==> run a: inputs <==
==> flow/design.v <==
module axi4_slave #(
    parameter int          NUM_REGS   = 4     ,
    parameter integer      ID_WIDTH   = 4     ,
    parameter integer      ADDR_WIDTH = 32    ,
    parameter integer      DATA_WIDTH = 32    ,
    parameter logic [31:0] BASE_ADDR  = 32'h0
)(
    input  logic                     ACLK,
    input  logic                     ARESETN,
    input  logic [ID_WIDTH-1:0]       S_AXI_AWID     ,
    input  logic [ADDR_WIDTH-1:0]     S_AXI_AWADDR   ,
    input  logic [7:0]                S_AXI_AWLEN    ,
    input  logic [2:0]                S_AXI_AWSIZE   ,
    input  logic [1:0]                S_AXI_AWBURST  ,
    input  logic                      S_AXI_AWVALID  ,
    output logic                      S_AXI_AWREADY  ,
    input  logic [DATA_WIDTH-1:0]     S_AXI_WDATA    ,
    input  logic [(DATA_WIDTH/8)-1:0] S_AXI_WSTRB    ,
    input  logic                      S_AXI_WLAST    ,
    input  logic                      S_AXI_WVALID   ,
    output logic                      S_AXI_WREADY   ,
    output logic [ID_WIDTH-1:0]       S_AXI_BID      ,
    output logic [1:0]                S_AXI_BRESP    ,
    output logic                      S_AXI_BVALID   ,
    input  logic                      S_AXI_BREADY   ,
    input  logic [ID_WIDTH-1:0  ]     S_AXI_ARID     ,
    input  logic [ADDR_WIDTH-1:0]     S_AXI_ARADDR   ,
    input  logic [7:0]                S_AXI_ARLEN    ,
    input  logic [2:0]                S_AXI_ARSIZE   ,
    input  logic [1:0]                S_AXI_ARBURST  ,
    input  logic                      S_AXI_ARVALID  ,
    output logic                      S_AXI_ARREADY  ,
    output logic [ID_WIDTH-1:0  ]     S_AXI_RID      ,
    output logic [DATA_WIDTH-1:0]     S_AXI_RDATA    ,
    output logic [1:0]                S_AXI_RRESP    ,
    output logic                      S_AXI_RLAST    ,
    output logic                      S_AXI_RVALID   ,
    input  logic                      S_AXI_RREADY   ,
    output logic                      write_en        ,
    output logic                      read_en
);
localparam ADDR_LSB     = $clog2(DATA_WIDTH / 8);
localparam ADDR_INDEX_W = $clog2(NUM_REGS);
logic [DATA_WIDTH-1:0] regfile [NUM_REGS-1:0];  
logic [ADDR_INDEX_W-1:0] write_ptr;
typedef enum logic [1:0] {
    WR_IDLE,     
    WR_WAIT,     
    WR_DATA,     
    WR_RESP      
} wr_state_t;
wr_state_t wr_state, wr_next;
logic awc_hs, wc_hs; 
logic [ADDR_WIDTH-1:0]      addr_latch     ;
logic [ID_WIDTH-1:0]        awid_latch     ;
logic [7:0]  awlen_latch    ;
logic [2:0]  awsize_latch   ;
logic [1:0]  awburst_latch  ;
logic [DATA_WIDTH-1:0]      wdata_latch    ; 
logic [(DATA_WIDTH/8)-1:0]  wstrb_latch    ;
logic                       wlast_latch    ;
logic [ADDR_WIDTH-1:0]      awaddr_latch   ;
logic [11:0] wr_transfer_size, wr_wrap_start, wr_transfer_size_latch, wr_wrap_start_latch, wr_wrap_end, wr_wrap_end_latch;
assign wr_transfer_size = (awlen_latch + 1)*(2**awsize_latch);
assign wr_wrap_start    = (S_AXI_AWADDR/ wr_transfer_size) * wr_transfer_size;
assign wr_wrap_end      = wr_wrap_start + wr_transfer_size;
logic [7:0] wr_beat_count;  
logic awaddr_err, wstrb_err, wr_burst_err;
always_comb begin
    wr_next = wr_state;  
    case(wr_state)
        WR_IDLE : if (S_AXI_AWVALID || S_AXI_WVALID)                          wr_next = WR_WAIT;
        WR_WAIT : if (awc_hs && wc_hs)                                        wr_next = WR_DATA;
        WR_DATA : if (S_AXI_WLAST || wstrb_err || awaddr_err || wr_burst_err) wr_next = WR_RESP;
        WR_RESP : if (S_AXI_BREADY)                                           wr_next = WR_IDLE;
    endcase
end
always_ff @(posedge ACLK or negedge ARESETN) begin
    if (!ARESETN)
        wr_state <= WR_IDLE;
    else
        wr_state <= wr_next;
end
always_ff @(posedge ACLK or negedge ARESETN) begin
    if (!ARESETN) begin
        S_AXI_AWREADY          <=  0    ;
        awc_hs                 <= '0    ;
        awid_latch             <= '0    ;
        awlen_latch            <= '0    ;
        awsize_latch           <= '0    ;
        awburst_latch          <= '0    ;
        awaddr_err             <= '0    ;
        wr_burst_err           <= '0    ;
        S_AXI_WREADY           <=  0    ;
        wr_beat_count          <=  0    ;
        write_ptr              <= '0    ;  
        wc_hs                  <= '0    ;
        wr_transfer_size_latch <= '0    ;
        wr_wrap_start_latch    <= '0    ;
        wr_wrap_end_latch      <= '0    ;
        wstrb_err              <= '0    ;
        S_AXI_BID              <= '0    ;
        S_AXI_BVALID           <= '0    ;
        S_AXI_BRESP            <= 2'b00 ;
        for (int r = 0; r < NUM_REGS; r++)
            regfile[r]         <= '0    ;
    end
    else begin
        case(wr_state)
            WR_IDLE: begin
                S_AXI_AWREADY          <= '0;
                S_AXI_WREADY           <= '0;
                awc_hs                 <= '0;
                awid_latch             <= '0;
                awlen_latch            <= '0;
                awsize_latch           <= '0;
                awburst_latch          <= '0;
                write_ptr              <= '0;
                wr_transfer_size_latch <= '0;
                wr_wrap_start_latch    <= '0;
                wr_wrap_end_latch      <= '0;
                S_AXI_BID              <= '0;
                S_AXI_BRESP            <= '0;
                S_AXI_BVALID           <= '0;
                awaddr_err             <= '0;
                wr_burst_err           <= '0;
                wstrb_err              <= '0;
            end
            WR_WAIT: begin
                if(S_AXI_AWVALID) begin
                    S_AXI_AWREADY          <= 1'b1              ;
                    awc_hs                 <= 1'b1              ;
                    awid_latch             <= S_AXI_AWID        ;
                    awlen_latch            <= S_AXI_AWLEN       ;
                    awsize_latch           <= S_AXI_AWSIZE      ;
                    awburst_latch          <= S_AXI_AWBURST     ;
                    awaddr_latch           <= S_AXI_AWADDR      ;
                    write_ptr              <= S_AXI_AWADDR[4:2] ;
                    wr_transfer_size_latch <= wr_transfer_size  ;
                    wr_wrap_start_latch    <= wr_wrap_start     ;
                    wr_wrap_end_latch      <= wr_wrap_end       ;
                end
                S_AXI_WREADY <= 1'b1;
                if(S_AXI_WVALID) begin
                    wc_hs        <= 1'b1;
                end
            end
            WR_DATA: begin
                S_AXI_AWREADY <= 1'b0;  
                if(!(wstrb_err || awaddr_err || wr_burst_err) && wr_beat_count < awlen_latch + 1) begin
                    for (int i = 0; i < DATA_WIDTH/8; i++) begin
                        if (S_AXI_WSTRB[i])
                            regfile[write_ptr][8*i +: 8] <= S_AXI_WDATA[8*i +: 8];
                    end
                    wr_beat_count <= wr_beat_count + 1;
                    case(awburst_latch)  
                        2'b00: write_ptr <= write_ptr;       
                        2'b01: begin
                            if(write_ptr >= awlen_latch) begin
                                awaddr_err <= 1'b1;
                            end
                            else begin
                                write_ptr <= write_ptr + 1;   
                            end
                        end
                        2'b10: begin                         
                            if (write_ptr + 1 == wr_wrap_end_latch) begin
                                write_ptr <= wr_wrap_start_latch;
                            end
                            else begin
                                write_ptr <= write_ptr + 1;
                            end
                        end
                        2'b11:  wr_burst_err <= 1'b1;   
                    endcase
                end
                if(S_AXI_WSTRB == '0) begin
                    wstrb_err <= 1'b1;
                end
                if (wr_beat_count == 0) begin
                    if(!(awaddr_latch[1:0] == 2'b00)) begin
                        awaddr_err <= 1'b1;
                    end
                end
                if(wr_beat_count > 0) begin
                    if (write_ptr < awaddr_latch[ADDR_LSB +: ADDR_INDEX_W] || write_ptr > awaddr_latch[ADDR_LSB +: ADDR_INDEX_W] + (1 << ADDR_INDEX_W) - 1) begin
                        awaddr_err <=1'b1;
                    end
                end
            end
            WR_RESP: begin
                wr_beat_count <= '0;
                S_AXI_WREADY  <= 1'b0;
                S_AXI_BVALID  <= 1'b1;
                S_AXI_BID     <= awid_latch;
                S_AXI_BRESP  <= (awaddr_err)                ? 2'b11 :   
                                (wstrb_err || wr_burst_err) ? 2'b10 :   
                                                              2'b00 ;   
                if (S_AXI_BREADY && S_AXI_BVALID) begin
                    awc_hs        <= 1'b0;
                    wc_hs         <= 1'b0;
                    S_AXI_BVALID  <= 1'b0;
                    write_ptr     <= '0;
                end
            end
        endcase
    end
end
typedef enum logic [1:0] {
    RD_IDLE,     
    RD_WAIT,     
    RD_DATA      
} rd_state_t;
rd_state_t rd_state, rd_next;
logic ar_hs;
logic [7:0] rd_beat_count;
logic ar_err, r_burst_err;
always_comb begin
    rd_next = rd_state;
    case(rd_state)
        RD_IDLE: if (S_AXI_ARVALID)                               rd_next = RD_WAIT;
        RD_WAIT: if (ar_hs )                                      rd_next = RD_DATA;
        RD_DATA: if (rd_beat_count == 0 || ar_err || r_burst_err) rd_next = RD_IDLE;
    endcase
end
always_ff @(posedge ACLK or negedge ARESETN) begin
    if(!ARESETN) begin
        rd_state <= RD_IDLE;
    end
    else begin
        rd_state <= rd_next;
    end
end
logic [ADDR_INDEX_W-1:0] read_ptr;
logic [ADDR_WIDTH-1:0]  arid_latch    ;
logic [7:0]             arlen_latch   ;
logic [2:0]             arsize_latch  ;
logic [ADDR_WIDTH-1:0]  araddr_latch  ;
logic [1:0]             arburst_latch ;
logic                   rd_complete   ;
logic [11:0] rd_transfer_size, rd_wrap_start, rd_transfer_size_latch, rd_wrap_start_latch, rd_wrap_end, rd_wrap_end_latch;
assign rd_transfer_size = (arlen_latch + 1)*(2**arsize_latch);
assign rd_wrap_start    = (S_AXI_ARADDR/ rd_transfer_size) * rd_transfer_size;
assign rd_wrap_end      = rd_wrap_start + rd_transfer_size;
always_ff @(posedge ACLK or negedge ARESETN) begin
    if(!ARESETN) begin
        S_AXI_ARREADY <=  0   ;
        S_AXI_RID     <= '0   ;
        S_AXI_RDATA   <= '0   ;
        S_AXI_RRESP   <= 2'b00;
        S_AXI_RLAST   <=  0   ;
        S_AXI_RVALID  <=  0   ;
        read_ptr      <= '0   ;
        ar_hs         <=  0   ;
    end
    else begin
        case(rd_state)
            RD_IDLE: begin
                S_AXI_ARREADY          <=  0;
                S_AXI_RLAST            <=  0;
                S_AXI_RVALID           <=  0;
                ar_hs                  <=  0;
                arid_latch             <= '0;
                arlen_latch            <= '0;
                arsize_latch           <= '0;
                araddr_latch           <= '0;
                r_burst_err            <= '0;
                ar_err                 <= '0;
                arburst_latch          <= '0;
                read_ptr               <= '0;
                rd_beat_count          <= '0;
                rd_transfer_size_latch <= '0;
                rd_wrap_start_latch    <= '0;
                rd_wrap_end_latch      <= '0;
            end
            RD_WAIT: begin
                S_AXI_ARREADY          <= 1'b1              ;
                ar_hs                  <= 1'b1              ;
                arid_latch             <= S_AXI_ARID        ;
                arlen_latch            <= S_AXI_ARLEN       ;
                araddr_latch           <= S_AXI_ARADDR      ;
                arsize_latch           <= S_AXI_ARSIZE      ;
                arburst_latch          <= S_AXI_ARBURST     ;
                read_ptr               <= S_AXI_ARADDR[4:2] ;
                rd_beat_count          <= arlen_latch + 1   ;
                rd_transfer_size_latch <= rd_transfer_size  ;
                rd_wrap_start_latch    <= rd_wrap_start     ;   
                rd_wrap_end_latch      <= rd_wrap_end       ;
            end
            RD_DATA: begin
                S_AXI_ARREADY          <= 1'b0;
                if (rd_beat_count == arlen_latch + 1 && !(araddr_latch[1:0] == 2'b00)) begin
                    ar_err <= 1'b1;
                    if (S_AXI_RREADY) begin
                        S_AXI_RVALID <= 1'b1;
                        S_AXI_RLAST  <= 1'b1;
                        S_AXI_RID    <= arid_latch;
                        S_AXI_RRESP  <= 2'b11;
                    end
                end
                else if (rd_beat_count == arlen_latch && (read_ptr < araddr_latch[4:2] || read_ptr > araddr_latch[4:2] + 7)) begin
                    ar_err <= 1'b1;
                    if (S_AXI_RREADY) begin
                        S_AXI_RVALID <= 1'b1;
                        S_AXI_RLAST  <= 1'b1;
                        S_AXI_RID    <= arid_latch;
                        S_AXI_RRESP  <= 2'b11;
                    end
                end
                else if (arburst_latch == 2'b11) begin
                    r_burst_err <= 1'b1;
                    if (S_AXI_RREADY) begin
                        S_AXI_RVALID <= 1'b1;
                        S_AXI_RLAST  <= 1'b1;
                        S_AXI_RID    <= arid_latch;
                        S_AXI_RRESP  <= 2'b01;
                    end
                end
                else begin
                    if(rd_beat_count > 1 && S_AXI_RREADY) begin
                        S_AXI_RVALID <= 1'b1;
                        S_AXI_RDATA  <= regfile[read_ptr];
                        S_AXI_RID    <= arid_latch;
                        case(arburst_latch)
                            2'b00: read_ptr <= read_ptr;         
                            2'b01: 
                                if(read_ptr >= arlen_latch) begin
                                    ar_err <= 1'b1;
                                end
                                else begin 
                                read_ptr <= read_ptr + 1;     
                                end
                            2'b10:                               
                                if (read_ptr + 1 == rd_wrap_end_latch) begin
                                    read_ptr <= rd_wrap_start_latch;
                                end
                                else begin
                                    read_ptr <= read_ptr + 1;
                                end
                        endcase
                        rd_beat_count <= rd_beat_count - 1;
                    end
                    else if (rd_beat_count == 1 && S_AXI_RREADY) begin
                        S_AXI_RVALID <= 1'b1;
                        S_AXI_RLAST  <= 1'b1;
                        S_AXI_RDATA  <= regfile[read_ptr];
                        S_AXI_RID    <= arid_latch;
                        S_AXI_RRESP  <= (ar_err)      ? 2'b11 :   
                                        (r_burst_err) ? 2'b10 :   
                                                        2'b00 ;   
                        rd_beat_count <= 0;
                    end
                end
            end
        endcase
    end
end
assign write_en = awc_hs && wc_hs;
assign read_en  = ar_hs;
endmodule
==> flow/run.sh <==
#!/bin/bash
# the make line also repeats each setting of config.mk as NAME=value (left out here)
make -C /OpenROAD-flow-scripts/flow DESIGN_CONFIG=/design/flow/config.mk WORK_HOME=/design/flow/orfs CLKGATE_MAP_FILE= finish
==> flow/config.mk <==
export PLATFORM = sky130hd
export DESIGN_NAME = axi4_slave
export DESIGN_NICKNAME = axi4_slave
export VERILOG_FILES = /design/flow/design.v
export SDC_FILE = /design/flow/constraint.sdc
export NUM_CORES = 4
export LEC_CHECK = 0
export ABC_AREA = 1
export CAP_MARGIN = 15
export CORE_ASPECT_RATIO = 0.69
export CORE_MARGIN = 2
export CORE_UTILIZATION = 72
export CTS_CLUSTER_SIZE = 10
export PLACE_DENSITY = 0.6
export SLEW_MARGIN = 20
==> flow/constraint.sdc <==
create_clock -name core_clock -period 82.5 [get_ports {ACLK}]
set_input_delay 16.5000 -clock core_clock [delete_from_list [all_inputs] [get_ports {ACLK}]]
set_output_delay 16.5000 -clock core_clock [all_outputs]
set_load 0.01 [all_outputs]
==> run b (differences from run a) <==
--- a/flow/config.mk
+++ b/flow/config.mk
@@ -7,8 +7,5 @@
 export LEC_CHECK = 0
-export ABC_AREA = 1
-export CAP_MARGIN = 15
-export CORE_ASPECT_RATIO = 0.69
+export CAP_MARGIN = 20
 export CORE_MARGIN = 2
 export CORE_UTILIZATION = 72
-export CTS_CLUSTER_SIZE = 10
 export PLACE_DENSITY = 0.6
==> flow/constraint.sdc (replaced) <==
create_clock -name core_clock -period 114.0 [get_ports {ACLK}]
set_input_delay 22.8000 -clock core_clock [delete_from_list [all_inputs] [get_ports {ACLK}]]
set_output_delay 22.8000 -clock core_clock [all_outputs]
set_load 0.01 [all_outputs]
==> run c (differences from run a) <==
--- a/flow/config.mk
+++ b/flow/config.mk
@@ -7,8 +7,5 @@
 export LEC_CHECK = 0
-export ABC_AREA = 1
-export CAP_MARGIN = 15
-export CORE_ASPECT_RATIO = 0.69
+export CAP_MARGIN = 20
 export CORE_MARGIN = 2
-export CORE_UTILIZATION = 72
-export CTS_CLUSTER_SIZE = 10
+export CORE_UTILIZATION = 40
 export PLACE_DENSITY = 0.6
==> flow/constraint.sdc (replaced) <==
create_clock -name core_clock -period 200.0 [get_ports {ACLK}]
set_input_delay 40.0000 -clock core_clock [delete_from_list [all_inputs] [get_ports {ACLK}]]
set_output_delay 40.0000 -clock core_clock [all_outputs]
set_load 0.01 [all_outputs]
==> flow_summary.html <==
<h2>Synthesis and place &amp; route</h2>
<table>
<tr><th>Metric</th><th>Value</th></tr>
<tr><th colspan="2">Run status</th></tr>
<tr><td>Status</td><td>complete, but fails checks</td></tr>
<tr><td>Layout check failures</td><td>negative setup slack</td></tr>
<tr><th colspan="2">Synth</th></tr>
<tr><td>And+or+nand+nor area frac</td><td>0.245</td></tr>
<tr><td>Top cells by area</td><td>sky130_fd_sc_hd__ha_1, sky130_fd_sc_hd__dfrtp_1, sky130_fd_sc_hd__o21a_1, sky130_fd_sc_hd__fa_1, sky130_fd_sc_hd__mux2_2</td></tr>
<tr><td>Count of cell types in the netlist</td><td>141</td></tr>
<tr><td>Compound-gate portion of the synthesized area</td><td>0.262</td></tr>
<tr><td>Top-count cell post-synth</td><td>sky130_fd_sc_hd__ha_1</td></tr>
<tr><th colspan="2">Floorplan</th></tr>
<tr><td>Die width</td><td>296 um</td></tr>
<tr><td>Die Y-Extent</td><td>296 um</td></tr>
<tr><td>Number of core rows</td><td>107</td></tr>
<tr><td>Core utilization before placement</td><td>0.724</td></tr>
<tr><th colspan="2">Final timing</th></tr>
<tr><td>Final-report setup violation count</td><td>1</td></tr>
<tr><td>Worst Slack Setup Final</td><td>-0.169 ns</td></tr>
<tr><th colspan="2">Placement</th></tr>
<tr><td>Global placement routability congestion</td><td>0.988</td></tr>
</table>
[end of results for run b]
==> flow_summary.html <==
<h2>Synthesis and place &amp; route</h2>
<table>
<tr><th>Metric</th><th>Value</th></tr>
<tr><th colspan="2">Synth</th></tr>
<tr><td>Count of cell types in the netlist</td><td>100</td></tr>
<tr><td>Top-count cell post-synth</td><td>sky130_fd_sc_hd__nand2_1</td></tr>
<tr><td>Top cells by area</td><td>sky130_fd_sc_hd__nand2_1, sky130_fd_sc_hd__ha_1, sky130_fd_sc_hd__inv_1, sky130_fd_sc_hd__dfrtp_1, sky130_fd_sc_hd__o21ai_0</td></tr>
<tr><th colspan="2">Run status</th></tr>
<tr><td>Status</td><td>stopped before the end</td></tr>
<tr><td>Stage where the flow stopped</td><td>detailed placement (3_5_place_dp)</td></tr>
<tr><td>First error</td><td>[ERROR DPL-0033] detailed placement checks failed during check placement.</td></tr>
<tr><th colspan="2">Floorplan</th></tr>
<tr><td>Number of core rows</td><td>94</td></tr>
<tr><td>Core utilization before placement</td><td>0.728</td></tr>
</table>
[end of results for run a]
==> flow_summary.html <==
<h2>Synthesis and place &amp; route</h2>
<table>
<tr><th>Metric</th><th>Value</th></tr>
<tr><th colspan="2">Final timing</th></tr>
<tr><td>Final-report setup violation count</td><td>0</td></tr>
<tr><td>Worst Slack Setup Final</td><td>48.20 ns</td></tr>
<tr><th colspan="2">Synth</th></tr>
<tr><td>Top cells by area</td><td>sky130_fd_sc_hd__ha_1, sky130_fd_sc_hd__dfrtp_1, sky130_fd_sc_hd__o21a_1, sky130_fd_sc_hd__fa_1, sky130_fd_sc_hd__mux2_2</td></tr>
<tr><td>Compound-gate portion of the synthesized area</td><td>0.262</td></tr>
<tr><td>Count of cell types in the netlist</td><td>141</td></tr>
<tr><td>And+or+nand+nor area frac</td><td>0.245</td></tr>
<tr><th colspan="2">Run status</th></tr>
<tr><td>Status</td><td>no timing/DRC/antenna violations</td></tr>
<tr><th colspan="2">Placement</th></tr>
<tr><td>Global placement routability congestion</td><td>0.920</td></tr>
<tr><th colspan="2">Floorplan</th></tr>
<tr><td>Core utilization before placement</td><td>0.403</td></tr>
<tr><td>Die Y-Extent</td><td>396 um</td></tr>
</table>
[end of results for run c]
